--- design.v ---
    `timescale 1ns / 1ps
    module chip8_cpu (
        input wire clk,
        input wire reset,
        input wire [7:0] mem_data_in,
        input wire [15:0] key_pressed,
        output reg mem_read,
        output reg [11:0] mem_addr_out,
        output reg [7:0] mem_data_out,
        output reg mem_write
    );
        reg [11:0]    pc;
        reg [11:0]    I;
        reg [7:0]     V[0:15];
        reg [15:0]    opcode;
        reg [3:0]     state;
        reg [3:0]     pc_data;
        reg [11:0]    stack[0:15];
        reg [7:0]     opcode_fh;
        reg [7:0]     opcode_sh;
        reg [7:0]     delay_timer,sound_timer; 
        reg [20:0]    one_hz;
        reg [3:0]     i;
        reg [15:0]    lfsr;       
        reg [1:0]     bcd_step;   
        wire [7:0]    vx = V[opcode[11:8]];
        wire [7:0]    vy = V[opcode[7:4]];
        wire [8:0]    add_xy = {1'b0, vx} + {1'b0, vy};
        wire [7:0]    bcd_h = vx / 8'd100;
        wire [7:0]    bcd_t = (vx / 8'd10) % 8'd10;
        wire [7:0]    bcd_o = vx % 8'd10;
        reg  [3:0]    key_idx;
        integer       k;
        always @(*) begin
            key_idx = 4'd0;
            for (k = 15; k >= 0; k = k - 1)
                if (key_pressed[k]) key_idx = k[3:0];
        end
        localparam FETCH1 = 0;
        localparam FETCH1_WAIT = 1;
        localparam FETCH2 = 2;
        localparam FETCH2_WAIT = 3;
        localparam LASTFETCH = 4;
        localparam EXECUTE = 5;
        localparam LASTFETCH_WAIT = 6;
        localparam STORE = 7;
        localparam RETRIEVE = 8;
        localparam RETRIEVE_WAIT = 9;
        localparam RETRIEVE_WAIT2 = 10;
        localparam BCD = 11;
        localparam KEYWAIT = 12;
        always @(posedge clk or posedge reset) begin
            if(reset) begin
                pc <= 12'h200;
                state <= FETCH1;
                opcode <= 0;
                I <= 12'd0;
                opcode_fh <= 0;
                opcode_sh <= 0;
                mem_read <= 0;
                mem_write <= 0;
                delay_timer <= 0;
                pc_data <= 0;
                one_hz <= 0;
                sound_timer <= 0;
                lfsr <= 16'hACE1;
                bcd_step <= 0;
            end else begin
                if (one_hz == 833333) begin  
                    one_hz <= 0;
                    if (delay_timer > 0)
                        delay_timer <= delay_timer - 1;
                    if (sound_timer > 0)
                        sound_timer <= sound_timer - 1;
                end else begin
                    one_hz <= one_hz + 1;
                end
                mem_read <= 0;
                mem_write <= 0;
            case(state)
                FETCH1: begin
                    mem_addr_out <= pc;
                    mem_read <= 1;
                    state <= FETCH1_WAIT;
                end
                FETCH1_WAIT: begin
                    state <= FETCH2;
                end
                FETCH2: begin
                    opcode_fh <= mem_data_in;
                    mem_addr_out <= pc + 1;
                    mem_read <= 1;
                    state <= FETCH2_WAIT;
                end
                FETCH2_WAIT: begin
                    state <= LASTFETCH;
                end
                LASTFETCH: begin
                    opcode_sh <= mem_data_in;
                    state <= LASTFETCH_WAIT;
                end 
                LASTFETCH_WAIT: begin
                    opcode <= {opcode_fh, opcode_sh};
                    state <= EXECUTE;
                end
                EXECUTE: begin
                    pc <= pc + 2;
                    state <= FETCH1;
                    case(opcode[15:12])                     
                        4'h6: begin
                            V[opcode[11:8]] <= opcode[7:0];
                        end
                        4'h7: begin
                            V[opcode[11:8]] <= V[opcode[11:8]] + opcode[7:0];
                        end
                        4'h1: begin
                            pc <= opcode[11:0];
                        end 
                        4'h2: begin
                            stack[pc_data] <= pc + 2;
                            pc <= opcode[11:0];
                            pc_data <= pc_data + 1;
                        end
                        4'h9: begin
                            if (vx != vy)
                                pc <= pc + 4;
                        end
                        4'h5: begin
                            if (vx == vy)
                                pc <= pc + 4;
                        end
                        4'h3: begin
                            if (vx == opcode[7:0])
                                pc <= pc + 4;
                        end
                        4'h4: begin
                            if (vx != opcode[7:0])
                                pc <= pc + 4;
                        end
                        4'h8: begin
                            case(opcode[3:0])
                                4'h0: V[opcode[11:8]] <= vy;
                                4'h1: V[opcode[11:8]] <= vx | vy;
                                4'h2: V[opcode[11:8]] <= vx & vy;
                                4'h3: V[opcode[11:8]] <= vx ^ vy;
                                4'h4: begin
                                    V[opcode[11:8]] <= add_xy[7:0];
                                    V[15] <= {7'd0, add_xy[8]};
                                end
                                4'h5: begin
                                    V[opcode[11:8]] <= vx - vy;
                                    V[15] <= {7'd0, vx >= vy};
                                end
                                4'h6: begin
                                    V[opcode[11:8]] <= vx >> 1;
                                    V[15] <= {7'd0, vx[0]};
                                end 
                                4'h7: begin
                                    V[opcode[11:8]] <= vy - vx;
                                    V[15] <= {7'd0, vy >= vx};
                                end
                                4'hE: begin
                                    V[opcode[11:8]] <= vx << 1;
                                    V[15] <= {7'd0, vx[7]};
                                end
                                default: ;
                            endcase
                        end
                        4'hA: begin 
                            I <= opcode[11:0];
                        end
                        4'hB: begin
                            pc <= opcode[11:0] + {4'd0, V[0]};
                        end
                        4'hC: begin
                            V[opcode[11:8]] <= opcode[7:0] & lfsr[7:0];
                            lfsr <= {lfsr[14:0], lfsr[15] ^ lfsr[13] ^ lfsr[12] ^ lfsr[10]};
                        end
                        4'hE: begin
                            case(opcode[7:0])
                                8'h9E: begin
                                    if (key_pressed[vx[3:0]])
                                        pc <= pc + 4;
                                end
                                8'hA1: begin
                                    if (key_pressed[vx[3:0]] != 1)
                                        pc <= pc + 4;
                                end
                                default: ;
                            endcase        
                        end    
                        4'hF: begin
                            case(opcode[7:0])
                                8'h07: begin
                                    V[opcode[11:8]] <= delay_timer;
                                end
                                8'h0A: begin
                                    pc <= pc;
                                    state <= KEYWAIT;
                                end
                                8'h15: begin
                                    delay_timer <= V[opcode[11:8]];
                                end
                                8'h18: begin
                                    sound_timer <= V[opcode[11:8]];
                                end
                                8'h1E: begin
                                    I <= I + V[opcode[11:8]];
                                end
                                8'h29: begin
                                    I <= {8'd0, vx[3:0]} * 12'd5;
                                end
                                8'h33: begin
                                    pc <= pc;
                                    bcd_step <= 0;
                                    state <= BCD;
                                end
                                8'h55: begin
                                    pc <= pc;
                                    i <= 0;
                                    state <= STORE;
                                end
                                8'h65: begin
                                    pc <= pc;
                                    i <= 0;
                                    state <= RETRIEVE;
                                end 
                                default: ;
                            endcase
                        end
                        4'hD: begin    
                        end
                        4'h0: begin
                            if (opcode[11:0] == 12'h0EE) begin
                                pc <= stack[pc_data - 1];
                                pc_data <= pc_data - 1;
                            end
                        end
                        default: ;
                    endcase 
                end
                STORE: begin 
                    mem_addr_out <= I + i;
                    mem_data_out <= V[i];
                    mem_write <= 1;
                    if (i == opcode[11:8]) begin
                        pc <= pc + 2;
                        state <= FETCH1;
                    end else begin
                        i <= i+1;
                        state <= STORE;
                    end
                end
                RETRIEVE: begin
                    mem_addr_out <= I + i;
                    mem_read <= 1;
                    state <= RETRIEVE_WAIT;
                end
                RETRIEVE_WAIT: begin
                    state <= RETRIEVE_WAIT2;
                end
                RETRIEVE_WAIT2: begin
                  V[i] <= mem_data_in;
                  if (i == opcode[11:8]) begin
                      pc <= pc + 2;
                      state <= FETCH1;
                  end else begin
                      i <= i + 1;
                      state <= RETRIEVE;
                  end
                end
                BCD: begin
                    mem_addr_out <= I + bcd_step;
                    mem_data_out <= (bcd_step == 0) ? bcd_h : (bcd_step == 1) ? bcd_t : bcd_o;
                    mem_write <= 1;
                    if (bcd_step == 2) begin
                        pc <= pc + 2;
                        state <= FETCH1;
                    end else begin
                        bcd_step <= bcd_step + 1;
                    end
                end
                KEYWAIT: begin
                    if (key_pressed != 16'd0) begin
                        V[opcode[11:8]] <= {4'd0, key_idx};
                        pc <= pc + 2;
                        state <= FETCH1;
                    end
                end
                default: state <= FETCH1;
            endcase
          end
        end
    endmodule
--- constraint.sdc ---
create_clock -name core_clock -period 7.63 [get_ports {clk}]
set_input_delay 1.5260 -clock core_clock [delete_from_list [all_inputs] [get_ports {clk}]]
set_output_delay 1.5260 -clock core_clock [all_outputs]
set_load 0.01 [all_outputs]
--- config.mk ---
export PLATFORM = sky130hd
export DESIGN_NAME = chip8_cpu
export DESIGN_NICKNAME = chip8_cpu
export VERILOG_FILES = /design/flow/design.v
export SDC_FILE = /design/flow/constraint.sdc
export NUM_CORES = 4
export LEC_CHECK = 0
export CAP_MARGIN = 20
export CORE_MARGIN = 2
export CORE_UTILIZATION = 72
export CTS_CLUSTER_DIAMETER = 358
export CTS_CLUSTER_SIZE = 24
export MAX_ROUTING_LAYER = met4
export PLACE_DENSITY_LB_ADDON = 0.19
export SETUP_SLACK_MARGIN = 2.2
export SLEW_MARGIN = 20
--- run.sh ---
#!/bin/bash
# the make line also repeats each setting of config.mk as NAME=value (left out here)
make -C /OpenROAD-flow-scripts/flow DESIGN_CONFIG=/design/flow/config.mk WORK_HOME=/design/flow/orfs CLKGATE_MAP_FILE= finish
==> flow_metrics.env, run 1 <==
# implementation run metrics
export IMPL_status="failed layout checks"
export IMPL_violations="negative setup slack"
export IMPL_cts_tree="yes"
export IMPL_comb_power_share=0.360
export IMPL_ant_nets=0
export IMPL_ys_async_sr_fraction=0.2618
export IMPL_cp_end_kind="register"
export IMPL_layout_setup_ws_ps=-2889
export IMPL_worstSkewPairLatency_ps=610
export IMPL_fp_util=0.7310
export IMPL_drc=0
export IMPL_synth_top_area_share=0.3656
export IMPL_nFillCells=1979
export IMPL_maxUsedRoutingLayer="met4"
export IMPL_yosys_warnings=3
export IMPL_path_max_fanout=8
export IMPL_avgSynthCellArea_um2=10.32
export IMPL_crit_path_start="opcode[9]"
export IMPL_grt_max_degree=68
export IMPL_coreArea_um2=38650
export IMPL_warnings=72
export IMPL_setup_violations=8
export IMPL_ys_sh_mux=0.04765
export IMPL_grt_overflow=0
export IMPL_cts_buffers=23
export IMPL_stdcell_area_um2=32550
export IMPL_final_cells=3508
export IMPL_drt_total_wl_mm=106.7
export IMPL_syn_nets=2884
export IMPL_drt_met1_wl_mm=34.57
export IMPL_grt_total_usage=0.5191
export IMPL_holdCritPathClass="register to register"
export IMPL_place_congestion=1.141
export IMPL_ios=48
export IMPL_root_buffer="clkbuf_16"
export IMPL_ctsHoldBuffers=0
export IMPL_cp_common_cell="buf_4"
export IMPL_max_stage_delay_ps=580
export IMPL_holdCritStartpoint="state[10]"
export IMPL_grt_pass1_vias=25949
export IMPL_cts_path_max_buffers=3
export IMPL_finalSetupTns_ps=-21850
export IMPL_top_logic_kind="AND-OR/OR-AND gates"
export IMPL_maxSlewViolCount=0
export IMPL_post_place_cells=3406
export IMPL_logic_area_um2=14400
export IMPL_p_seq_w=0.00309
export IMPL_path_buffers=16
export IMPL_via_per_inst=7.815
export IMPL_yosysChipArea_um2=28250
export IMPL_io_buffer_count=47
export IMPL_ir_drop_uv=304.5
export IMPL_crit_family="AND-OR/OR-AND gates"
export IMPL_worst_slew_pin_slew_ps=1180
export IMPL_synthAdderAreaFrac=0.05527
export IMPL_powerComb_w=0.00255
export IMPL_finish_utilization=0.8421
export IMPL_dpl_hpwl_mm=72.41
export IMPL_ys_types=108
export IMPL_cp_data_required_time_ps=8000
export IMPL_synth_flops=466
export IMPL_p_clk_frac=0.204
export IMPL_cp_arrival_ps=10890
export IMPL_htreeDepth=1
export IMPL_r2r_start="opcode[9]"
export IMPL_area_leaders="edfxtp_1, dfrtp_1, ha_1"
export IMPL_powerDensity_nw_per_um2=217.8
export IMPL_dpl_cell_area_um2=30930
export IMPL_drtIter0Drc=5703
export IMPL_endpoint="mem_data_out[2]"
export IMPL_dieArea_um2=40840
export IMPL_via_count=27416
export IMPL_rsz0062_at_grt="yes"
export IMPL_synth_edff_count=344
export IMPL_critPathLaunchType="register"
export IMPL_top_area_cell="edfxtp_1"
export IMPL_ys_sh_aoi=0.2066
export IMPL_die_width_um=202.1
export IMPL_antenna_found_initial=4
export IMPL_synthTopCellsByCount="edfxtp_1, nand2_1, nor2_1"
export IMPL_p_leak_nw=12.42
export IMPL_synthSimpleGateAreaFrac=0.1421
export IMPL_hold_depth=0
export IMPL_num_rows=72
export IMPL_reg2reg_slack_ps=-2890
export IMPL_setup_worst_path_class="register to register"
export IMPL_syn_to_final_growth_pct=15.20
export IMPL_cap_violations=0
export IMPL_cts_sinks=466
export IMPL_seq_area_um2=13400
export IMPL_yosysSeqAreaShare=0.4742
export IMPL_r2r_cells=56
export IMPL_final_net_count=3114
export IMPL_detail_route_wl_per_cell_um=30.40
export IMPL_slowest_stage="or4bb_1"
export IMPL_wl_met2_mm=44.14
export IMPL_p_int_w=0.004543
export IMPL_hold_violations=0
export IMPL_max_slew_margin=0.2122
export IMPL_grt_pass1_wl_mm=155.5
export IMPL_die_size_y_um=202.1
export IMPL_clk_power_w=0.00145
export IMPL_min_to="state[2]"
export IMPL_clk_pin_slew_ps=120
export IMPL_pwr_share_seq=0.436
export IMPL_synth_top_cell_by_count="edfxtp_1"
export IMPL_skew_ps=39.11
export IMPL_xor_share=0.03627
export IMPL_wl_met3_mm=19.17
export IMPL_switching_power_w=0.002545
export IMPL_cp_depth=56
export IMPL_synth_stat_cells=2738
export IMPL_netSwitchingFraction=0.3591
export IMPL_drtPass1Iterations=14
export IMPL_ff_type="edfxtp_1"
export IMPL_fmaxAchievable_mhz=95.06
export IMPL_netlist_instances=2738
export IMPL_synth_area_um2=28250
export IMPL_fin_crit_ps=10520
export IMPL_timing_rr_end="mem_data_out[2]"
export IMPL_fin_crit_sh=1.379
export IMPL_top_power_group="sequential cells"
## repair_timing
action | 4_1_cts | 5_1_grt
resized | 46 | 55
buffers inserted | 34 | 21
pin swaps | 35 | 26
setup endpoints to repair | 108 | 80
## per-layer routing
layer  GRT usage  vias to the layer above
li1            -                    10877
met1      0.6511                    12527
met3      0.1870                      897
met4      0.2710                        0
met5           -                        -
met2      0.7413                     3115
## metrics by stage
| step | hold slack [ps] | setup slack, ps | total power (W) |
|---|---|---|---|
| finish | 382.6 | -2889 | 0.007088 |
| global route | 379.9 | -3296 | 0.007257 |
| CTS | 370.3 | -2306 | 0.006784 |
| detailed placement | 338.8 | -2632 | 0.005319 |
| global placement | 333.7 | -2190 | 0.005216 |
| floorplan | 331.2 | -2515 | 0.004498 |
## cell type report
class | instances | area share
antenna | 5 | 0.0003844
clock buffer | 40 | 0.01964
clock inverter | 2 | 0.001115
inverter | 94 | 0.01173
multi-input combinational | 2008 | 0.4425
sequential | 466 | 0.4118
tap | 518 | 0.01991
timing repair buffer | 375 | 0.09292
==> run 2: changes to the inputs <==
CTS_CLUSTER_DIAMETER = 375   (was 358)
CTS_CLUSTER_SIZE = default   (was 24)
MAX_ROUTING_LAYER = default   (was met4)
PLACE_DENSITY_LB_ADDON = default   (was 0.19)
SETUP_SLACK_MARGIN = -0.64   (was 2.2)
clock period = 9.36 ns   (was 7.63 ns; I/O delays follow)
==> run 2 against run 1 <==
Against the previous run:
- the layout still fails its checks (negative setup slack)
- via count is 1.4% lower
- global-route usage decreased by 0.88 points
- synthesized cell count is the same
- synthesized area unchanged
- critical endpoint unchanged
- worst hold slack got worse by 15 ps
- first-iteration DRC count is 4.4% higher
- largest power group unchanged
- clock skew down 5.7 ps
- largest cell class unchanged
- worst setup slack gained 2100 ps
==> flow_metrics.env, run 2 <==
# implementation run metrics
export IMPL_status="failed layout checks"
export IMPL_violations="negative setup slack"
export IMPL_num_rows=72
export IMPL_endpoint="mem_data_out[2]"
export IMPL_cp_depth=54
export IMPL_netlist_instances=2738
export IMPL_top_logic_kind="AND-OR/OR-AND gates"
export IMPL_switching_power_w=0.002193
export IMPL_ant_nets=0
export IMPL_ys_sh_aoi=0.2066
export IMPL_min_to="state[5]"
export IMPL_grt_total_usage=0.5103
export IMPL_fin_crit_ps=10150
export IMPL_clk_power_w=0.00196
export IMPL_holdCritStartpoint="state[8]"
export IMPL_clk_pin_slew_ps=70
export IMPL_syn_to_final_growth_pct=14.86
export IMPL_worst_slew_pin_slew_ps=1217
export IMPL_root_buffer="clkbuf_16"
export IMPL_dpl_hpwl_mm=70.14
export IMPL_fin_crit_sh=1.085
export IMPL_drt_met1_wl_mm=35.22
export IMPL_area_leaders="edfxtp_1, dfrtp_1, ha_1"
export IMPL_top_power_group="sequential cells"
export IMPL_slowest_stage="dfrtp_2"
export IMPL_grt_max_degree=65
export IMPL_synthTopCellsByCount="edfxtp_1, nand2_1, nor2_1"
export IMPL_setup_worst_path_class="register to register"
export IMPL_synth_area_um2=28250
export IMPL_syn_nets=2884
export IMPL_whs_ps=367.3
export IMPL_seq_area_um2=13400
export IMPL_synth_edff_count=344
export IMPL_grt_pass1_vias=25748
export IMPL_critPathLaunchType="register"
export IMPL_io_buffer_count=47
export IMPL_detail_route_wl_per_cell_um=30.88
export IMPL_final_net_count=3046
export IMPL_ctsHoldBuffers=0
export IMPL_synth_top_cell_by_count="edfxtp_1"
export IMPL_crit_path_start="opcode[11]"
export IMPL_drtIter0Drc=5956
export IMPL_wl_met2_mm=44.37
export IMPL_maxUsedRoutingLayer="met5"
export IMPL_powerDensity_nw_per_um2=197.5
export IMPL_fmaxAchievable_mhz=98.50
export IMPL_ys_sh_mux=0.04765
export IMPL_warnings=73
export IMPL_via_per_inst=7.817
export IMPL_cap_violations=0
export IMPL_yosysSeqAreaShare=0.4742
export IMPL_path_buffers=6
export IMPL_synthAdderAreaFrac=0.05527
export IMPL_die_width_um=202.1
export IMPL_cts_sinks=466
export IMPL_max_slew_margin=0.1877
export IMPL_grt_overflow=0
export IMPL_crit_family="AND-OR/OR-AND gates"
export IMPL_holdCritPathClass="register to register"
export IMPL_cts_tree="yes"
export IMPL_p_clk_frac=0.306
export IMPL_p_int_w=0.004216
export IMPL_finalSetupTns_ps=-4987
export IMPL_cp_common_cell="ha_1"
export IMPL_yosys_warnings=3
export IMPL_cts_path_max_buffers=3
export IMPL_place_congestion=1.133
export IMPL_drt_total_wl_mm=106.8
export IMPL_layout_setup_ws_ps=-792.3
export IMPL_p_leak_nw=12.39
export IMPL_synth_stat_cells=2738
export IMPL_ff_type="edfxtp_1"
export IMPL_drtPass1Iterations=12
export IMPL_logic_area_um2=14170
export IMPL_hold_depth=0
export IMPL_max_stage_delay_ps=460
export IMPL_die_size_y_um=202.1
export IMPL_path_max_fanout=6
export IMPL_hold_violations=0
export IMPL_cp_end_kind="register"
export IMPL_finish_utilization=0.8396
export IMPL_worstSkewPairLatency_ps=630
export IMPL_reg2reg_slack_ps=-790
export IMPL_nFillCells=2032
export IMPL_pwr_share_seq=0.394
export IMPL_yosysChipArea_um2=28250
export IMPL_powerComb_w=0.00192
export IMPL_p_seq_w=0.00253
export IMPL_rsz0062_at_grt="yes"
export IMPL_maxSlewViolCount=0
export IMPL_cp_data_required_time_ps=9720
export IMPL_final_cells=3459
export IMPL_cp_arrival_ps=10510
export IMPL_setup_violations=8
export IMPL_timing_rr_end="mem_data_out[2]"
export IMPL_synth_top_area_share=0.3656
export IMPL_synth_flops=466
export IMPL_ys_async_sr_fraction=0.2618
export IMPL_top_area_cell="edfxtp_1"
export IMPL_antenna_found_initial=3
export IMPL_grt_pass1_wl_mm=156.5
export IMPL_coreArea_um2=38650
export IMPL_avgSynthCellArea_um2=10.32
export IMPL_ys_types=108
export IMPL_comb_power_share=0.300
export IMPL_netSwitchingFraction=0.3421
export IMPL_via_count=27040
export IMPL_xor_share=0.03627
export IMPL_cts_buffers=46
export IMPL_r2r_start="opcode[11]"
export IMPL_dieArea_um2=40840
export IMPL_synthSimpleGateAreaFrac=0.1421
export IMPL_fp_util=0.7310
export IMPL_skew_ps=33.39
export IMPL_post_place_cells=3346
export IMPL_drc=0
export IMPL_ir_drop_uv=207.6
export IMPL_wl_met3_mm=18.88
export IMPL_htreeDepth=2
export IMPL_ios=48
export IMPL_r2r_cells=54
[run 2: area by class of cell]
| type | count | share of cell area |
|---|---|---|
| clock buffers | 62 | 0.04014 |
| clock inverters | 24 | 0.008483 |
| well taps | 518 | 0.01997 |
| repair buffers | 284 | 0.07018 |
| diodes | 3 | 0.0002314 |
| multi-input cells | 2008 | 0.4367 |
| inverters | 94 | 0.01141 |
| flip-flops and latches | 466 | 0.4129 |
[run 2: timing repair]
| item | 4_1_cts | 5_1_grt |
|---|---|---|
| gates cloned | 0 | 0 |
| setup buffers | 14 | 13 |
| pin swaps | 7 | 7 |
| resized | 9 | 30 |
| setup endpoints to repair | 6 | 8 |
[run 2: routing by layer]
metal  vias to the layer above  global-route usage
met2                      3026              0.7328
met5                         -                   0
met1                     12448              0.6597
li1                      10753                   -
met3                       807              0.2078
met4                         6              0.2844
[run 2: per-stage QoR]
stage	area, um2	power, W	setup slack, ps
2_1_floorplan	28410	0.003666	-786.5
3_3_place_gp	30480	0.004191	-465.8
3_5_place_dp	30480	0.004263	-755.5
4_1_cts	32200	0.006218	-636.0
5_1_grt	32440	0.006541	-1238
6_report	32450	0.006408	-792.3
==> run 3: changes to the inputs <==
CORE_ASPECT_RATIO = 1.33   (was default)
CTS_CLUSTER_DIAMETER = 270   (was 375)
CTS_CLUSTER_SIZE = 28   (was default)
PLACE_DENSITY_LB_ADDON = 0.19   (was default)
SETUP_SLACK_MARGIN = 1.7   (was -0.64)
TNS_END_PERCENT = 5   (was default)
clock period = 6.49 ns   (was 9.36 ns; I/O delays follow)
==> run 3 against run 2 <==
Against the previous run:
- the flow now stops in global routing
- synthesized area did not move
- synthesized cell count did not move
- die size barely moved
==> flow_metrics.env, run 3 <==
# yosys + openroad results
export IMPL_cts_path_max_buffers=3
export IMPL_yosysSeqAreaShare=0.4742
export IMPL_cts_sinks=466
export IMPL_syn_nets=2884
export IMPL_ff_type="edfxtp_1"
export IMPL_xor_share=0.03627
export IMPL_synth_area_um2=28250
export IMPL_io_buffer_count=47
export IMPL_ys_async_sr_fraction=0.2618
export IMPL_ys_types=108
export IMPL_htreeDepth=1
export IMPL_synth_top_cell_by_count="edfxtp_1"
export IMPL_yosys_warnings=3
export IMPL_ys_sh_aoi=0.2066
export IMPL_area_leaders="edfxtp_1, dfrtp_1, ha_1"
export IMPL_fp_util=0.7313
export IMPL_top_area_cell="edfxtp_1"
export IMPL_grt_total_usage=0.6763
export IMPL_coreArea_um2=38630
export IMPL_synthTopCellsByCount="edfxtp_1, nand2_1, nor2_1"
export IMPL_synth_flops=466
export IMPL_dpl_hpwl_mm=79.42
export IMPL_synthSimpleGateAreaFrac=0.1421
export IMPL_flow_stopped_at="global routing"
export IMPL_die_width_um=175.8
export IMPL_ctsHoldBuffers=0
export IMPL_num_rows=83
export IMPL_netlist_instances=2738
export IMPL_dieArea_um2=40850
export IMPL_top_logic_kind="AND-OR/OR-AND gates"
export IMPL_avgSynthCellArea_um2=10.32
export IMPL_ys_sh_mux=0.04765
export IMPL_stop_error="[ERROR GRT-0232] Routing congestion too high. Check the congestion heatmap in the GUI."
export IMPL_ios=48
export IMPL_cts_buffers=20
export IMPL_die_size_y_um=232.4
export IMPL_grt_overflow=9
export IMPL_synth_stat_cells=2738
export IMPL_yosysChipArea_um2=28250
export IMPL_synth_top_area_share=0.3656
export IMPL_status="stopped before the end"
export IMPL_synth_edff_count=344
export IMPL_place_congestion=1.168
export IMPL_post_place_cells=3443
export IMPL_root_buffer="clkbuf_16"
export IMPL_synthAdderAreaFrac=0.05527
run 3: layer usage:
metal / GRT overflow / track usage
met5: 0 / 0.1789
met4: 5 / 0.6738
met3: 0 / 0.4598
met2: 4 / 0.8878
met1: 0 / 0.6787
run 3: repair_timing:
item	in CTS
setup endpoints to repair	130
pin swaps	51
buffers inserted	21
gates resized	121
run 3: metrics by stage:
step | area (um2) | worst slack [ps] | hold WS [ps]
floorplan | 28410 | -3656 | 331.2
global placement | 31260 | -3447 | 331.7
detailed placement | 31270 | -3784 | 341.3
CTS | 32560 | -3361 | 367.9
==> run 4: changes to the inputs <==
CORE_ASPECT_RATIO = default   (was 1.33)
CORE_UTILIZATION = 70   (was 72)
CTS_CLUSTER_DIAMETER = default   (was 270)
CTS_CLUSTER_SIZE = default   (was 28)
PLACE_DENSITY_LB_ADDON = default   (was 0.19)
SETUP_SLACK_MARGIN = 1.18   (was 1.7)
TNS_END_PERCENT = default   (was 5)
clock period = 7.44 ns   (was 6.49 ns; I/O delays follow)
==> run 4 against run 3 <==
Against the previous run:
- now fails the layout checks on negative setup slack
- synthesized area stayed put
- die size up 2.8%
- synthesized cell count unchanged
==> flow_metrics.env, run 4 <==
# implementation run metrics
export IMPL_logic_area_um2=14200
export IMPL_die_size_y_um=204.9
export IMPL_worst_slew_pin_slew_ps=1252
export IMPL_dieArea_um2=41980
export IMPL_fin_crit_ps=10420
export IMPL_pwr_share_seq=0.387
export IMPL_fmaxAchievable_mhz=95.96
export IMPL_grt_total_usage=0.5376
export IMPL_powerDensity_nw_per_um2=247.7
export IMPL_syn_to_final_growth_pct=17.10
export IMPL_r2r_cells=59
export IMPL_holdCritStartpoint="state[7]"
export IMPL_max_stage_delay_ps=480
export IMPL_synth_top_area_share=0.3656
export IMPL_via_count=28212
export IMPL_setup_violations=8
export IMPL_rsz0062_at_grt="yes"
export IMPL_netSwitchingFraction=0.3535
export IMPL_area_leaders="edfxtp_1, dfrtp_1, ha_1"
export IMPL_clk_power_w=0.00238
export IMPL_crit_family="AND-OR/OR-AND gates"
export IMPL_clk_pin_slew_ps=80
export IMPL_synth_stat_cells=2738
export IMPL_synth_edff_count=344
export IMPL_stdcell_area_um2=33080
export IMPL_synthSimpleGateAreaFrac=0.1421
export IMPL_via_per_inst=7.940
export IMPL_hold_violations=0
export IMPL_dpl_hpwl_mm=75.17
export IMPL_r2r_start="opcode[9]"
export IMPL_wl_met2_mm=48.10
export IMPL_whs_ps=370.9
export IMPL_p_seq_w=0.00318
export IMPL_p_int_w=0.005298
export IMPL_violations="negative setup slack"
export IMPL_holdCritPathClass="register to register"
export IMPL_die_width_um=204.9
export IMPL_synth_top_cell_by_count="edfxtp_1"
export IMPL_nFillCells=2054
export IMPL_ios=48
export IMPL_drtPass1Iterations=19
export IMPL_drt_met1_wl_mm=36.87
export IMPL_hold_depth=0
export IMPL_cts_buffers=45
export IMPL_synthTopCellsByCount="edfxtp_1, nand2_1, nor2_1"
export IMPL_min_to="state[4]"
export IMPL_worstSkewPairLatency_ps=620
export IMPL_critPathLaunchType="register"
export IMPL_grt_pass1_wl_mm=166.4
export IMPL_fp_util=0.7094
export IMPL_drt_total_wl_mm=115.5
export IMPL_coreArea_um2=39820
export IMPL_cp_depth=59
export IMPL_endpoint="mem_data_out[2]"
export IMPL_maxUsedRoutingLayer="met5"
export IMPL_powerComb_w=0.00264
export IMPL_crit_path_start="opcode[9]"
export IMPL_maxSlewViolCount=0
export IMPL_synth_flops=466
export IMPL_syn_nets=2884
export IMPL_place_congestion=1.100
export IMPL_htreeDepth=2
export IMPL_ys_types=108
export IMPL_cp_arrival_ps=10770
export IMPL_grt_pass1_vias=27136
export IMPL_cts_sinks=466
export IMPL_yosysSeqAreaShare=0.4742
export IMPL_power_w=0.008196
export IMPL_avgSynthCellArea_um2=10.32
export IMPL_cts_tree="yes"
export IMPL_cap_violations=0
export IMPL_reg2reg_slack_ps=-2980
export IMPL_status="failed layout checks"
export IMPL_ys_async_sr_fraction=0.2618
export IMPL_num_rows=73
export IMPL_yosysChipArea_um2=28250
export IMPL_fin_crit_sh=1.401
export IMPL_top_area_cell="edfxtp_1"
export IMPL_ys_sh_mux=0.04765
export IMPL_ys_sh_aoi=0.2066
export IMPL_io_buffer_count=47
export IMPL_dpl_cell_area_um2=31040
export IMPL_root_buffer="clkbuf_16"
export IMPL_grt_overflow=0
export IMPL_netlist_instances=2738
export IMPL_switching_power_w=0.002898
export IMPL_synthAdderAreaFrac=0.05527
export IMPL_final_net_count=3138
export IMPL_p_clk_frac=0.290
export IMPL_comb_power_share=0.323
export IMPL_p_leak_nw=12.77
export IMPL_ff_type="edfxtp_1"
export IMPL_max_slew_margin=0.1656
export IMPL_skew_ps=26.98
export IMPL_seq_area_um2=13400
export IMPL_path_buffers=15
export IMPL_detail_route_wl_per_cell_um=32.51
export IMPL_top_power_group="sequential cells"
export IMPL_setup_worst_path_class="register to register"
export IMPL_cp_common_cell="buf_4"
export IMPL_drtIter0Drc=6651
export IMPL_layout_setup_ws_ps=-2981
export IMPL_antenna_found_initial=7
export IMPL_timing_rr_end="mem_data_out[2]"
export IMPL_ir_drop_uv=230.3
export IMPL_cp_data_required_time_ps=7790
export IMPL_path_max_fanout=7
export IMPL_synth_area_um2=28250
export IMPL_warnings=73
export IMPL_wl_met3_mm=20.39
export IMPL_cp_end_kind="register"
export IMPL_drc=0
export IMPL_slowest_stage="dfrtp_2"
export IMPL_cts_path_max_buffers=3
export IMPL_yosys_warnings=3
export IMPL_finish_utilization=0.8307
export IMPL_top_logic_kind="AND-OR/OR-AND gates"
export IMPL_ant_nets=0
export IMPL_xor_share=0.03627
export IMPL_grt_max_degree=79
==> run 4: timing repair <==
| action | in CTS | in global routing |
|---|---|---|
| setup endpoints to repair | 8 | 62 |
| buffers inserted | 36 | 10 |
| resized | 22 | 25 |
| hold buffers | 0 | 0 |
| pin swaps | 25 | 23 |
==> run 4: layout make-up <==
cell class | instances | share of cell area
Antenna cell | 2 | 0.0001513
Clock buffer | 54 | 0.03506
Clock inverter | 27 | 0.008548
Inverter | 94 | 0.01138
Multi-Input combinational cell | 2008 | 0.4293
Sequential cell | 466 | 0.4051
Tap cell | 525 | 0.01986
Timing Repair Buffer | 377 | 0.09062
==> run 4: metal layers <==
metal / vias up / GRT usage
met3: 1030 / 0.2354
li1: 10964 / -
met5: - / 0.002381
met4: 6 / 0.3484
met1: 12940 / 0.6550
met2: 3272 / 0.7790
==> run 4: metrics by stage <==
stage	setup WS (ps)	TNS, ps	std cells
6_report	-2981	-22380	3553
5_1_grt	-3336	-25420	3551
4_1_cts	-2505	-18790	3540
3_5_place_dp	-2916	-21800	3423
3_3_place_gp	-2463	-18160	3423
2_1_floorplan	-2705	-19070	2738
==> run 5: changes to the inputs <==
ABC_AREA = 1   (was default)
CELL_PAD_IN_SITES_DETAIL_PLACEMENT = 0   (was default)
CORE_ASPECT_RATIO = 0.62   (was default)
CORE_UTILIZATION = 58   (was 70)
GPL_ROUTABILITY_DRIVEN = 1   (was default)
GPL_TIMING_DRIVEN = 1   (was default)
MAX_ROUTING_LAYER = met4   (was default)
MIN_ROUTING_LAYER = met2   (was default)
SETUP_SLACK_MARGIN = default   (was 1.18)
clock period = 7.49 ns   (was 7.44 ns; I/O delays follow)
==> run 5 against run 4 <==
Against the previous run:
- the flow now stops in global routing
- synthesized cell count increased by 15%
- synthesized area fell by 2.7%
- die size is 17% higher
==> flow_metrics.env, run 5 <==
# yosys + openroad results
export IMPL_ys_types=70
export IMPL_avgSynthCellArea_um2=8.740
export IMPL_synth_edff_count=344
export IMPL_dieArea_um2=49180
export IMPL_io_buffer_count=47
export IMPL_netlist_instances=3144
export IMPL_synthAdderAreaFrac=0.05683
export IMPL_synthSimpleGateAreaFrac=0.2116
export IMPL_num_rows=62
export IMPL_ys_sh_mux=0.002823
export IMPL_ff_type="edfxtp_1"
export IMPL_grt_total_usage=0.9077
export IMPL_dpl_hpwl_mm=88.49
export IMPL_syn_nets=3290
export IMPL_status="stopped before the end"
export IMPL_synth_area_um2=27480
export IMPL_yosys_warnings=3
export IMPL_synthTopCellsByCount="nand2_1, inv_1, edfxtp_1"
export IMPL_yosysChipArea_um2=27480
export IMPL_ys_sh_aoi=0.1546
export IMPL_flow_stopped_at="global routing"
export IMPL_synth_stat_cells=3144
export IMPL_cts_sinks=466
export IMPL_synth_top_area_share=0.3759
export IMPL_htreeDepth=2
export IMPL_dpl_cell_area_um2=30590
export IMPL_cts_buffers=43
export IMPL_fp_util=0.5904
export IMPL_ios=48
export IMPL_stop_error="[ERROR GRT-0116] Global routing finished with congestion. Check the congestion regions in the DRC Viewer."
export IMPL_synth_top_cell_by_count="nand2_1"
export IMPL_cts_path_max_buffers=3
export IMPL_coreArea_um2=46540
export IMPL_top_area_cell="edfxtp_1"
export IMPL_yosysSeqAreaShare=0.4875
export IMPL_top_logic_kind="simple AND/OR/NAND/NOR gates"
export IMPL_ys_async_sr_fraction=0.2618
export IMPL_grt_overflow=2062
export IMPL_die_size_y_um=175.4
export IMPL_root_buffer="clkbuf_16"
export IMPL_place_congestion=1.427
export IMPL_ctsHoldBuffers=0
export IMPL_post_place_cells=3989
export IMPL_synth_flops=466
export IMPL_xor_share=0.01439
export IMPL_die_width_um=280.4
export IMPL_area_leaders="edfxtp_1, dfrtp_1, nand2_1"
export IMPL_dp_slack_ps=-1464
==> run 5: metrics by stage <==
step | TNS (ps) | hold slack [ps]
2_1_floorplan | -2850 | 331.2
3_3_place_gp | -7138 | 332.5
4_1_cts | -6785 | 351.3
3_5_place_dp | -10740 | 336.3
==> run 5: what timing repair did <==
action | CTS
buffers inserted | 40
setup endpoints to repair | 8
pin swaps | 47
resized | 54
==> run 5: layer usage <==
layer / overflow / GRT usage
met1: - / -
met2: 65 / 0.8649
met3: 1933 / 1.175
met4: 64 / 0.5528
met5: - / -
==> run 6: changes to the inputs <==
ABC_AREA = default   (was 1)
CELL_PAD_IN_SITES_DETAIL_PLACEMENT = default   (was 0)
CELL_PAD_IN_SITES_GLOBAL_PLACEMENT = 3   (was default)
CORE_ASPECT_RATIO = default   (was 0.62)
CORE_UTILIZATION = 61   (was 58)
CTS_CLUSTER_DIAMETER = 346   (was default)
CTS_CLUSTER_SIZE = 78   (was default)
GPL_ROUTABILITY_DRIVEN = default   (was 1)
MAX_ROUTING_LAYER = met5   (was met4)
SETUP_SLACK_MARGIN = 0.39   (was default)
SLEW_MARGIN = 40   (was 20)
TNS_END_PERCENT = 100   (was default)
clock period = 15.0 ns   (was 7.49 ns; I/O delays follow)
==> run 6 against run 5 <==
Against the previous run:
- the run fails in global placement without I/O
- die size is 2.3% lower
- synthesized area grew 2.8%
- synthesized cell count is 13% lower
==> flow_metrics.env, run 6 <==
# yosys + openroad results
export IMPL_status="stopped before the end"
export IMPL_flow_stopped_at="global placement without I/O"
export IMPL_stop_error="[ERROR GPL-0301] Utilization 121.669 % exceeds 100%."
export IMPL_avgSynthCellArea_um2=10.32
export IMPL_synth_top_area_share=0.3656
export IMPL_ys_async_sr_fraction=0.2618
export IMPL_synth_edff_count=344
export IMPL_top_logic_kind="AND-OR/OR-AND gates"
export IMPL_synthTopCellsByCount="edfxtp_1, nand2_1, nor2_1"
export IMPL_yosys_warnings=3
export IMPL_ys_sh_mux=0.04765
export IMPL_xor_share=0.03627
export IMPL_synth_area_um2=28250
export IMPL_top_area_cell="edfxtp_1"
export IMPL_die_width_um=219.2
export IMPL_synth_flops=466
export IMPL_syn_nets=2884
export IMPL_synthAdderAreaFrac=0.05527
export IMPL_coreArea_um2=45580
export IMPL_fp_util=0.6199
export IMPL_synthSimpleGateAreaFrac=0.1421
export IMPL_yosysChipArea_um2=28250
export IMPL_num_rows=78
export IMPL_yosysSeqAreaShare=0.4742
export IMPL_die_size_y_um=219.2
export IMPL_area_leaders="edfxtp_1, dfrtp_1, ha_1"
export IMPL_ys_types=108
export IMPL_netlist_instances=2738
export IMPL_ff_type="edfxtp_1"
export IMPL_dieArea_um2=48050
export IMPL_synth_stat_cells=2738
export IMPL_ys_sh_aoi=0.2066
export IMPL_synth_top_cell_by_count="edfxtp_1"
==> run 7: changes to the inputs <==
ABC_AREA = 1   (was default)
CORE_UTILIZATION = 40   (was 61)
CTS_CLUSTER_DIAMETER = default   (was 346)
CTS_CLUSTER_SIZE = default   (was 78)
GPL_TIMING_DRIVEN = default   (was 1)
MAX_ROUTING_LAYER = default   (was met5)
MIN_ROUTING_LAYER = default   (was met2)
SETUP_SLACK_MARGIN = 3.55   (was 0.39)
SLEW_MARGIN = 20   (was 40)
TNS_END_PERCENT = default   (was 100)
clock period = 12.0 ns   (was 15.0 ns; I/O delays follow)
==> run 7 against run 6 <==
Against the previous run:
- synthesized cell count up 15%
- now clean on timing, DRC and antenna
- synthesized area down 2.7%
- die size up 47%
==> flow_metrics.env, run 7 <==
# implementation run metrics
export IMPL_grt_pass1_wl_mm=170.6
export IMPL_netSwitchingFraction=0.3957
export IMPL_maxSlewViolCount=0
export IMPL_place_congestion=0.9910
export IMPL_detail_route_wl_per_cell_um=27.58
export IMPL_grt_total_usage=0.3320
export IMPL_whs_ps=351.7
export IMPL_htreeDepth=2
export IMPL_cp_end_kind="register"
export IMPL_setup_worst_path_class="register to register"
export IMPL_p_leak_nw=13.41
export IMPL_root_buffer="clkbuf_16"
export IMPL_grt_max_degree=66
export IMPL_worst_slew_pin_slew_ps=1121
export IMPL_fin_crit_ps=8795
export IMPL_hold_violations=0
export IMPL_cts_path_max_buffers=3
export IMPL_synthSimpleGateAreaFrac=0.2116
export IMPL_area_leaders="edfxtp_1, dfrtp_1, nand2_1"
export IMPL_fin_crit_sh=0.7330
export IMPL_coreArea_um2=68350
export IMPL_drc=0
export IMPL_r2r_start="opcode[8]"
export IMPL_crit_path_start="opcode[8]"
export IMPL_synth_top_area_share=0.3759
export IMPL_layout_setup_ws_ps=3205
export IMPL_endpoint="mem_data_out[4]"
export IMPL_max_stage_delay_ps=570
export IMPL_synth_area_um2=27480
export IMPL_top_power_group="combinational cells"
export IMPL_setup_violations=0
export IMPL_powerComb_w=0.00232
export IMPL_timing_rr_end="mem_data_out[4]"
export IMPL_warnings=71
export IMPL_dieArea_um2=70810
export IMPL_powerDensity_nw_per_um2=182.4
export IMPL_netlist_instances=3144
export IMPL_min_to="state[4]"
export IMPL_synth_top_cell_by_count="nand2_1"
export IMPL_io_buffer_count=47
export IMPL_ys_types=70
export IMPL_fmaxAchievable_mhz=113.7
export IMPL_drtPass1Iterations=8
export IMPL_clk_pin_slew_ps=60
export IMPL_grt_pass1_vias=24558
export IMPL_synthTopCellsByCount="nand2_1, inv_1, edfxtp_1"
export IMPL_slowest_stage="dfrtp_4"
export IMPL_top_logic_kind="simple AND/OR/NAND/NOR gates"
export IMPL_ir_drop_uv=123.9
export IMPL_ys_sh_mux=0.002823
export IMPL_die_size_y_um=266.1
export IMPL_holdCritStartpoint="state[7]"
export IMPL_pwr_share_seq=0.340
export IMPL_ff_type="edfxtp_1"
export IMPL_clk_power_w=0.00163
export IMPL_synth_edff_count=344
export IMPL_grt_overflow=0
export IMPL_antenna_found_initial=2
export IMPL_yosys_warnings=3
export IMPL_ant_nets=0
export IMPL_via_count=25390
export IMPL_die_width_um=266.1
export IMPL_cp_common_cell="nand2_4"
export IMPL_final_net_count=3533
export IMPL_cp_arrival_ps=9150
export IMPL_status="timing/DRC/antenna clean"
export IMPL_cp_depth=72
export IMPL_p_int_w=0.003611
export IMPL_cts_sinks=466
export IMPL_finish_utilization=0.4795
export IMPL_p_clk_frac=0.273
export IMPL_holdCritPathClass="register to register"
export IMPL_path_max_fanout=7
export IMPL_max_slew_margin=0.2459
export IMPL_skew_ps=26.67
export IMPL_p_seq_w=0.00203
export IMPL_yosysSeqAreaShare=0.4875
export IMPL_ios=48
export IMPL_via_per_inst=5.887
export IMPL_switching_power_w=0.002365
export IMPL_critPathLaunchType="register"
export IMPL_top_area_cell="edfxtp_1"
export IMPL_r2r_cells=72
export IMPL_path_buffers=10
export IMPL_drtIter0Drc=3049
export IMPL_reg2reg_slack_ps=3200
export IMPL_syn_nets=3290
export IMPL_comb_power_share=0.388
export IMPL_drt_total_wl_mm=119.0
export IMPL_ys_sh_aoi=0.1546
export IMPL_cp_data_required_time_ps=12350
export IMPL_cts_tree="yes"
export IMPL_finalSetupTns_ps=0
export IMPL_cap_violations=0
export IMPL_fp_util=0.4021
export IMPL_ys_async_sr_fraction=0.2618
export IMPL_dp_slack_ps=1530
export IMPL_yosysChipArea_um2=27480
export IMPL_crit_family="simple AND/OR/NAND/NOR gates"
export IMPL_syn_to_final_growth_pct=19.26
export IMPL_synth_flops=466
export IMPL_xor_share=0.01439
export IMPL_avgSynthCellArea_um2=8.740
export IMPL_synth_stat_cells=3144
export IMPL_cts_buffers=51
export IMPL_worstSkewPairLatency_ps=630
export IMPL_hold_depth=0
export IMPL_num_rows=96
export IMPL_dpl_hpwl_mm=88.48
export IMPL_synthAdderAreaFrac=0.05683
export IMPL_rsz0062_at_grt="yes"
[run 7: layer usage]
metal | wire [um] | up-vias | part of all wire | global-route usage
met5 | 0 | - | 0 | 0
met4 | 4677 | 0 | 0.039 | 0.1169
met3 | 9872 | 226 | 0.083 | 0.06525
met2 | 52740 | 1161 | 0.44 | 0.5137
met1 | 51660 | 12560 | 0.43 | 0.4640
li1 | - | 11443 | - | -
[run 7: timing repair]
item                       in CTS  in global routing
setup endpoints to repair       8                  8
gates cloned                    1                  0
pin swaps                      59                 67
hold buffers                    0                  0
gates resized                  87                 74
buffers inserted               78                 28
[run 7: layout make-up]
| type | count | area [um2] |
|---|---|---|
| clock inverters | 32 | 355.3 |
| clock buffers | 63 | 1373 |
| multi-input cells | 2163 | 12700 |
| fillers | 6559 | 35580 |
| repair inverters | 1 | 5.005 |
| diodes | 2 | 5.005 |
| repair buffers | 253 | 2091 |
| well taps | 882 | 1104 |
| inverters | 451 | 1737 |
| flip-flops and latches | 466 | 13410 |
[run 7: metrics by stage]
| step | total power, W | std cells | cell area [um2] |
|---|---|---|---|
| after floorplan | 0.003316 | 3144 | 27480 |
| after global placement | 0.004002 | 4107 | 29580 |
| after detailed placement | 0.004027 | 4108 | 29590 |
| after CTS | 0.005802 | 4282 | 32230 |
| after global routing | 0.006268 | 4311 | 32770 |
| final | 0.005976 | 4313 | 32770 |
==> run 8: changes to the inputs <==
CELL_PAD_IN_SITES_DETAIL_PLACEMENT = 0   (was default)
CELL_PAD_IN_SITES_GLOBAL_PLACEMENT = default   (was 3)
CORE_ASPECT_RATIO = 0.62   (was default)
CORE_UTILIZATION = 55   (was 40)
GPL_ROUTABILITY_DRIVEN = 1   (was default)
GPL_TIMING_DRIVEN = 1   (was default)
MAX_ROUTING_LAYER = met4   (was default)
MIN_ROUTING_LAYER = met1   (was default)
SETUP_SLACK_MARGIN = default   (was 3.55)
clock period = 11.0 ns   (was 12.0 ns; I/O delays follow)
==> run 8 against run 7 <==
Against the previous run:
- synthesized area did not move
- cell area fell by 5.8%
- first-iteration DRC count rose by 100%
- sequential share of layout area rose by 2.5 points
- total power rose by 4.3%
- combinational power rose by 3%
- worst hold slack improved by 1.2 ps
- critical path type unchanged
- critical endpoint is now mem_data_out[5]
==> flow_metrics.env, run 8 <==
# implementation run metrics
export IMPL_ios=48
export IMPL_syn_nets=3290
export IMPL_cts_path_max_buffers=3
export IMPL_maxSlewViolCount=0
export IMPL_die_width_um=287.9
export IMPL_top_logic_kind="simple AND/OR/NAND/NOR gates"
export IMPL_num_rows=64
export IMPL_netSwitchingFraction=0.4236
export IMPL_crit_path_start="opcode[11]"
export IMPL_slowest_stage="dfrtp_2"
export IMPL_detail_route_wl_per_cell_um=31.29
export IMPL_skew_ps=98.72
export IMPL_synth_area_um2=27480
export IMPL_powerDensity_nw_per_um2=201.9
export IMPL_coreArea_um2=49330
export IMPL_ir_drop_uv=202.2
export IMPL_timing_rr_end="mem_data_out[5]"
export IMPL_ys_sh_aoi=0.1546
export IMPL_cts_tree="yes"
export IMPL_final_net_count=3417
export IMPL_cts_buffers=44
export IMPL_drtIter0Drc=6183
export IMPL_cap_violations=0
export IMPL_dieArea_um2=51820
export IMPL_via_count=27621
export IMPL_switching_power_w=0.002639
export IMPL_fp_util=0.5571
export IMPL_ff_type="edfxtp_1"
export IMPL_dpl_cell_area_um2=29170
export IMPL_synthSimpleGateAreaFrac=0.2116
export IMPL_final_cells=3974
export IMPL_pwr_share_seq=0.358
export IMPL_grt_pass1_wl_mm=175.9
export IMPL_status="timing/DRC/antenna clean"
export IMPL_clk_pin_slew_ps=70
export IMPL_endpoint="mem_data_out[5]"
export IMPL_setup_violations=0
export IMPL_synthAdderAreaFrac=0.05683
export IMPL_worst_slew_pin_slew_ps=1257
export IMPL_comb_power_share=0.386
export IMPL_finish_utilization=0.6257
export IMPL_stdcell_area_um2=30860
export IMPL_r2r_start="opcode[11]"
export IMPL_finalSetupTns_ps=0
export IMPL_place_congestion=1.148
export IMPL_drt_total_wl_mm=124.3
export IMPL_via_per_inst=6.950
export IMPL_synth_edff_count=344
export IMPL_synth_stat_cells=3144
export IMPL_ys_async_sr_fraction=0.2618
export IMPL_clk_power_w=0.00160
export IMPL_cts_sinks=466
export IMPL_yosysSeqAreaShare=0.4875
export IMPL_synth_flops=466
export IMPL_hold_depth=0
export IMPL_cp_arrival_ps=10340
export IMPL_holdCritPathClass="register to register"
export IMPL_top_power_group="combinational cells"
export IMPL_htreeDepth=2
export IMPL_nFillCells=4013
export IMPL_setup_worst_path_class="register to register"
export IMPL_ys_types=70
export IMPL_drtPass1Iterations=9
export IMPL_grt_overflow=0
export IMPL_fin_crit_ps=10080
export IMPL_critPathLaunchType="register"
export IMPL_p_int_w=0.003591
export IMPL_cp_data_required_time_ps=11260
export IMPL_holdCritStartpoint="state[10]"
export IMPL_syn_to_final_growth_pct=12.32
export IMPL_path_max_fanout=8
export IMPL_grt_total_usage=0.4855
export IMPL_p_seq_w=0.00223
export IMPL_reg2reg_slack_ps=920
export IMPL_yosys_warnings=3
export IMPL_p_clk_frac=0.256
export IMPL_path_buffers=8
export IMPL_die_size_y_um=180
export IMPL_xor_share=0.01439
export IMPL_worstSkewPairLatency_ps=630
export IMPL_powerComb_w=0.00240
export IMPL_hold_violations=0
export IMPL_crit_family="simple AND/OR/NAND/NOR gates"
export IMPL_io_buffer_count=47
export IMPL_grt_pass1_vias=25144
export IMPL_p_leak_nw=12.59
export IMPL_synth_top_area_share=0.3759
export IMPL_avgSynthCellArea_um2=8.740
export IMPL_min_to="state[2]"
export IMPL_drc=0
export IMPL_max_stage_delay_ps=510
export IMPL_dpl_hpwl_mm=95.22
export IMPL_antenna_found_initial=8
export IMPL_ctsHoldBuffers=0
export IMPL_synth_top_cell_by_count="nand2_1"
export IMPL_cp_depth=72
export IMPL_r2r_cells=72
export IMPL_area_leaders="edfxtp_1, dfrtp_1, nand2_1"
export IMPL_warnings=69
export IMPL_max_slew_margin=0.1616
export IMPL_fin_crit_sh=0.9166
export IMPL_fmaxAchievable_mhz=99.18
export IMPL_synthTopCellsByCount="nand2_1, inv_1, edfxtp_1"
export IMPL_post_place_cells=3873
export IMPL_netlist_instances=3144
export IMPL_cp_common_cell="nand2_1"
export IMPL_cp_end_kind="register"
export IMPL_yosysChipArea_um2=27480
export IMPL_root_buffer="clkbuf_16"
export IMPL_grt_max_degree=53
export IMPL_top_area_cell="edfxtp_1"
export IMPL_ys_sh_mux=0.002823
export IMPL_ant_nets=0
-- run 8: cell type report --
class                           count  area, um2  share of cell area
Multi-Input combinational cell   2163      12230              0.3962
Antenna cell                        7      17.52           0.0005676
Inverter                          451       1712             0.05546
Sequential cell                   466      13410              0.4343
Clock inverter                     25      265.3            0.008594
Clock buffer                       57       1191             0.03859
Timing Repair Buffer              145       1219             0.03949
Tap cell                          660      825.8             0.02676
-- run 8: layer usage --
metal	up-vias	track usage	share of wire
met5	-	-	0
met4	0	0.1061	0.036
met3	475	0.2792	0.21
met2	2879	0.5722	0.35
met1	13038	0.7003	0.40
li1	11229	-	-
-- run 8: what timing repair did --
action	CTS	global route
setup endpoints to repair	0	7
gates resized	0	23
setup buffers	0	12
-- run 8: stage by stage --
step	power (W)	hold slack [ps]	setup slack (ps)
final	0.006230	352.9	917.7
after global routing	0.006378	368.3	-7.875
after CTS	0.006002	357.3	412.4
after detailed placement	0.004439	342.4	534.9
after global placement	0.004329	335.2	1034
after floorplan	0.003617	331.2	2607
==> run 9: changes to the inputs <==
ABC_AREA = 0   (was 1)
CAP_MARGIN = 10   (was 20)
CELL_PAD_IN_SITES_DETAIL_PLACEMENT = default   (was 0)
CORE_ASPECT_RATIO = default   (was 0.62)
CORE_MARGIN = 3   (was 2)
CORE_UTILIZATION = 19   (was 55)
GPL_TIMING_DRIVEN = default   (was 1)
MAX_ROUTING_LAYER = default   (was met4)
MIN_ROUTING_LAYER = default   (was met1)
PLACE_DENSITY_LB_ADDON = 0.25   (was default)
clock period = 8.58 ns   (was 11.0 ns; I/O delays follow)
==> run 9 against run 8 <==
Against the previous run:
- now fails the layout checks on negative setup slack
- clock power is 46% higher
- register-to-register slack worse by 2500 ps
- worst setup slack worse by 2500 ps
- synthesized cell count is 13% lower
- fmax is 0.55% lower
- sequential power is 23% higher
- routed wire length is 5.1% lower
- critical path depth is 18 lower
- combinational power is 8% lower
- sequential share of layout area is 5.3 points lower
- worst hold slack worse by 0.62 ps
- global-route usage is 34 points lower
==> flow_metrics.env, run 9 <==
# implementation run metrics
export IMPL_status="failed layout checks"
export IMPL_violations="negative setup slack"
export IMPL_cp_depth=54
export IMPL_maxSlewViolCount=0
export IMPL_ff_type="edfxtp_1"
export IMPL_via_per_inst=4.916
export IMPL_synth_top_area_share=0.3656
export IMPL_crit_family="AND-OR/OR-AND gates"
export IMPL_cap_violations=0
export IMPL_endpoint="mem_data_out[2]"
export IMPL_die_size_y_um=391.6
export IMPL_synthTopCellsByCount="edfxtp_1, nand2_1, nor2_1"
export IMPL_final_cells=4953
export IMPL_cts_tree="yes"
export IMPL_path_max_fanout=6
export IMPL_netlist_instances=2738
export IMPL_root_buffer="clkbuf_16"
export IMPL_synth_top_cell_by_count="edfxtp_1"
export IMPL_detail_route_wl_per_cell_um=23.82
export IMPL_grt_pass1_vias=23580
export IMPL_drtPass1Iterations=8
export IMPL_cp_end_kind="register"
export IMPL_synth_edff_count=344
export IMPL_comb_power_share=0.304
export IMPL_r2r_cells=54
export IMPL_whs_ps=352.3
export IMPL_cp_data_required_time_ps=8950
export IMPL_coreArea_um2=146600
export IMPL_pwr_share_seq=0.376
export IMPL_xor_share=0.03627
export IMPL_powerDensity_nw_per_um2=207.2
export IMPL_p_leak_nw=12.94
export IMPL_yosys_warnings=3
export IMPL_r2r_start="opcode[11]"
export IMPL_cts_sinks=466
export IMPL_layout_setup_ws_ps=-1558
export IMPL_fmaxAchievable_mhz=98.64
export IMPL_max_slew_margin=0.2453
export IMPL_ys_sh_mux=0.04765
export IMPL_final_net_count=3147
export IMPL_ant_nets=0
export IMPL_maxUsedRoutingLayer="met5"
export IMPL_max_stage_delay_ps=470
export IMPL_antenna_found_initial=3
export IMPL_clk_pin_slew_ps=70
export IMPL_grt_total_usage=0.1494
export IMPL_timing_rr_end="mem_data_out[2]"
export IMPL_yosysSeqAreaShare=0.4742
export IMPL_synth_stat_cells=2738
export IMPL_p_clk_frac=0.320
export IMPL_holdCritStartpoint="state[7]"
export IMPL_ys_async_sr_fraction=0.2618
export IMPL_worstSkewPairLatency_ps=640
export IMPL_ys_sh_aoi=0.2066
export IMPL_drtIter0Drc=2830
export IMPL_powerComb_w=0.00221
export IMPL_syn_nets=2884
export IMPL_synthAdderAreaFrac=0.05527
export IMPL_dpl_hpwl_mm=83.13
export IMPL_cp_arrival_ps=10510
export IMPL_ys_types=108
export IMPL_ios=48
export IMPL_wl_met3_mm=8.460
export IMPL_top_area_cell="edfxtp_1"
export IMPL_reg2reg_slack_ps=-1560
export IMPL_cts_buffers=51
export IMPL_dieArea_um2=153400
export IMPL_synth_flops=466
export IMPL_synthSimpleGateAreaFrac=0.1421
export IMPL_drt_met1_wl_mm=53.50
export IMPL_ir_drop_uv=147.8
export IMPL_top_logic_kind="AND-OR/OR-AND gates"
export IMPL_warnings=71
export IMPL_fp_util=0.1927
export IMPL_via_count=24350
export IMPL_place_congestion=0.9289
export IMPL_hold_depth=0
export IMPL_wl_met2_mm=52.00
export IMPL_num_rows=140
export IMPL_worst_slew_pin_slew_ps=1123
export IMPL_syn_to_final_growth_pct=24.32
export IMPL_netSwitchingFraction=0.3381
export IMPL_yosysChipArea_um2=28250
export IMPL_clk_power_w=0.00233
export IMPL_hold_violations=0
export IMPL_fin_crit_sh=1.182
export IMPL_fin_crit_ps=10140
export IMPL_post_place_cells=4808
export IMPL_min_to="state[4]"
export IMPL_cts_path_max_buffers=3
export IMPL_insertedDiodeCount=0
export IMPL_top_power_group="sequential cells"
export IMPL_avgSynthCellArea_um2=10.32
export IMPL_rsz0062_at_grt="yes"
export IMPL_switching_power_w=0.002460
export IMPL_die_width_um=391.6
export IMPL_synth_area_um2=28250
export IMPL_critPathLaunchType="register"
export IMPL_drt_total_wl_mm=118.0
export IMPL_area_leaders="edfxtp_1, dfrtp_1, ha_1"
export IMPL_grt_max_degree=86
export IMPL_slowest_stage="mux4_2"
export IMPL_p_seq_w=0.00274
export IMPL_io_buffer_count=47
export IMPL_htreeDepth=2
export IMPL_setup_worst_path_class="register to register"
export IMPL_p_int_w=0.004815
export IMPL_setup_violations=8
export IMPL_path_buffers=3
export IMPL_skew_ps=32.93
export IMPL_grt_pass1_wl_mm=169.8
export IMPL_holdCritPathClass="register to register"
export IMPL_grt_overflow=0
export IMPL_crit_path_start="opcode[11]"
export IMPL_drc=0
[run 9: cell type report]
cell class,instances,area (um2)
fillers,15547,111500
multi-input cells,2008,14200
flip-flops and latches,466,13400
repair buffers,380,3005
well taps,1917,2399
clock buffers,59,1316
clock inverters,29,427.9
inverters,94,372.9
[run 9: layer usage]
metal	track usage	vias to the layer above
met5	0	-
met4	0.04976	2
met3	0.02508	205
met2	0.2315	1030
met1	0.2099	12141
li1	-	10972
[run 9: metrics by stage]
step / cell area, um2 / setup slack [ps] / TNS, ps / total power (W) / util
after global routing: 35120 / -1993 / -14550 / 0.007612 / 0.2395
final: 35120 / -1558 / -11080 / 0.007276 / 0.2395
after floorplan: 28410 / -1565 / -9946 / 0.004000 / -
after CTS: 34970 / -1288 / -8802 / 0.007297 / 0.2385
after global placement: 32720 / -1408 / -9884 / 0.004855 / 0.2232
after detailed placement: 32730 / -1509 / -10730 / 0.004842 / 0.2232
[run 9: timing repair]
action / 4_1_cts / 5_1_grt
hold buffers: 0 / 0
resized: 30 / 15
buffers inserted: 46 / 11
setup endpoints to repair: 8 / 8
pin swaps: 33 / 31
hold endpoints to repair: 0 / 0
gates cloned: 0 / 0
==> run 10: changes to the inputs <==
ABC_AREA = default   (was 0)
CAP_MARGIN = 20   (was 10)
CORE_MARGIN = 2   (was 3)
CORE_UTILIZATION = 62   (was 19)
CTS_CLUSTER_DIAMETER = 396   (was default)
GPL_ROUTABILITY_DRIVEN = default   (was 1)
PLACE_DENSITY_LB_ADDON = default   (was 0.25)
clock period = 6.55 ns   (was 8.58 ns; I/O delays follow)
==> run 10 against run 9 <==
Against the previous run:
- the layout still fails its checks (negative setup slack)
- die size is 69% lower
- critical path depth decreased by 1
- total power rose by 28%
- sequential cell count did not move
- fmax decreased by 1.2%
- non-clock buffer count up 40
- cell area is 4.4% lower
- clock skew increased by 7.7 ps
- largest power group unchanged
==> flow_metrics.env, run 10 <==
# implementation run metrics
export IMPL_status="failed layout checks"
export IMPL_violations="negative setup slack"
export IMPL_layout_setup_ws_ps=-3709
export IMPL_die_size_y_um=217.5
export IMPL_hold_depth=0
export IMPL_cap_violations=0
export IMPL_maxSlewViolCount=0
export IMPL_crit_path_start="opcode[11]"
export IMPL_hold_violations=0
export IMPL_critPathLaunchType="register"
export IMPL_min_to="state[5]"
export IMPL_cts_path_max_buffers=3
export IMPL_max_stage_delay_ps=460
export IMPL_dpl_cell_area_um2=31550
export IMPL_cts_tree="yes"
export IMPL_via_per_inst=7.277
export IMPL_comb_power_share=0.321
export IMPL_grt_pass1_vias=25726
export IMPL_stdcell_area_um2=33580
export IMPL_yosys_warnings=3
export IMPL_syn_to_final_growth_pct=18.88
export IMPL_netlist_instances=2738
export IMPL_synth_flops=466
export IMPL_r2r_start="opcode[11]"
export IMPL_worstSkewPairLatency_ps=620
export IMPL_synthTopCellsByCount="edfxtp_1, nand2_1, nor2_1"
export IMPL_drtPass1Iterations=14
export IMPL_root_buffer="clkbuf_16"
export IMPL_top_logic_kind="AND-OR/OR-AND gates"
export IMPL_via_count=26757
export IMPL_switching_power_w=0.003182
export IMPL_path_max_fanout=6
export IMPL_dp_slack_ps=-3801
export IMPL_setup_worst_path_class="register to register"
export IMPL_detail_route_wl_per_cell_um=29.92
export IMPL_htreeDepth=2
export IMPL_ys_sh_mux=0.04765
export IMPL_drt_total_wl_mm=110.0
export IMPL_fmaxAchievable_mhz=97.48
export IMPL_powerDensity_nw_per_um2=276.9
export IMPL_cts_buffers=47
export IMPL_max_slew_margin=0.2058
export IMPL_warnings=76
export IMPL_pwr_share_seq=0.386
export IMPL_syn_nets=2884
export IMPL_ys_sh_aoi=0.2066
export IMPL_powerComb_w=0.00299
export IMPL_path_buffers=6
export IMPL_fin_crit_ps=10260
export IMPL_clk_power_w=0.00273
export IMPL_final_net_count=3183
export IMPL_antenna_found_initial=1
export IMPL_grt_use_met1=0.5810
export IMPL_grtUsageMet3=0.1371
export IMPL_cp_data_required_time_ps=6920
export IMPL_synth_top_cell_by_count="edfxtp_1"
export IMPL_worst_slew_pin_slew_ps=1187
export IMPL_holdCritStartpoint="state[8]"
export IMPL_synthSimpleGateAreaFrac=0.1421
export IMPL_yosysSeqAreaShare=0.4742
export IMPL_fp_util=0.6252
export IMPL_drc=0
export IMPL_grt_total_usage=0.4572
export IMPL_avgSynthCellArea_um2=10.32
export IMPL_ios=48
export IMPL_clk_pin_slew_ps=70
export IMPL_cp_end_kind="register"
export IMPL_synthAdderAreaFrac=0.05527
export IMPL_cp_depth=53
export IMPL_holdCritPathClass="register to register"
export IMPL_p_int_w=0.006119
export IMPL_grtUsageMet2=0.6936
export IMPL_top_area_cell="edfxtp_1"
export IMPL_dpl_hpwl_mm=77.20
export IMPL_synth_stat_cells=2738
export IMPL_ant_nets=0
export IMPL_cts_sinks=466
export IMPL_yosysChipArea_um2=28250
export IMPL_synth_area_um2=28250
export IMPL_dieArea_um2=47290
export IMPL_p_leak_nw=13.07
export IMPL_crit_family="AND-OR/OR-AND gates"
export IMPL_place_congestion=1.094
export IMPL_synth_edff_count=344
export IMPL_whs_ps=377.5
export IMPL_area_leaders="edfxtp_1, dfrtp_1, ha_1"
export IMPL_ctsHoldBuffers=0
export IMPL_io_buffer_count=47
export IMPL_slowest_stage="dfrtp_2"
export IMPL_setup_violations=8
export IMPL_r2r_cells=53
export IMPL_reg2reg_slack_ps=-3710
export IMPL_ys_async_sr_fraction=0.2618
export IMPL_cp_arrival_ps=10630
export IMPL_fin_crit_sh=1.566
export IMPL_ys_types=108
export IMPL_num_rows=78
export IMPL_timing_rr_end="mem_data_out[4]"
export IMPL_die_width_um=217.5
export IMPL_coreArea_um2=45190
export IMPL_endpoint="mem_data_out[4]"
export IMPL_rsz0062_at_grt="yes"
export IMPL_power_w=0.009300
export IMPL_netSwitchingFraction=0.3421
export IMPL_ir_drop_uv=282.3
export IMPL_synth_top_area_share=0.3656
export IMPL_drtIter0Drc=4308
export IMPL_xor_share=0.03627
export IMPL_skew_ps=40.64
export IMPL_grt_pass1_wl_mm=160.5
export IMPL_p_clk_frac=0.293
export IMPL_ff_type="edfxtp_1"
export IMPL_grt_max_degree=117
export IMPL_top_power_group="sequential cells"
export IMPL_p_seq_w=0.00359
export IMPL_grt_overflow=0
export IMPL_finish_utilization=0.7432
export IMPL_grt_busiest_layer="met2"
## run 10: cell type report
cell class	instances	area, um2
multi-input combinational	2008	14170
sequential	466	13400
fill	2952	11600
timing repair buffer	420	3358
clock buffer	53	1209
tap	600	750.7
inverter	94	370.4
clock inverter	33	311.5
antenna	3	7.507
## run 10: routing by layer
metal	vias up	share of wire
li1	11045	-
met1	12737	0.35
met2	2380	0.44
met3	595	0.14
met4	0	0.072
met5	-	0
## run 10: per-stage QoR
step	setup TNS [ps]	std cells
5_1_grt	-32810	3674
3_3_place_gp	-26460	3550
6_report	-28160	3677
3_5_place_dp	-28860	3550
2_1_floorplan	-26190	2738
4_1_cts	-25500	3661
## run 10: what timing repair did
action,4_1_cts,5_1_grt
gates resized,26,17
buffers inserted,24,13
pin swaps,25,17
endpoints found under the setup margin,8,8
cloned,1,0
hold endpoints to repair,0,0
Power figures rest on the tool's default switching activity, not on a simulated workload.
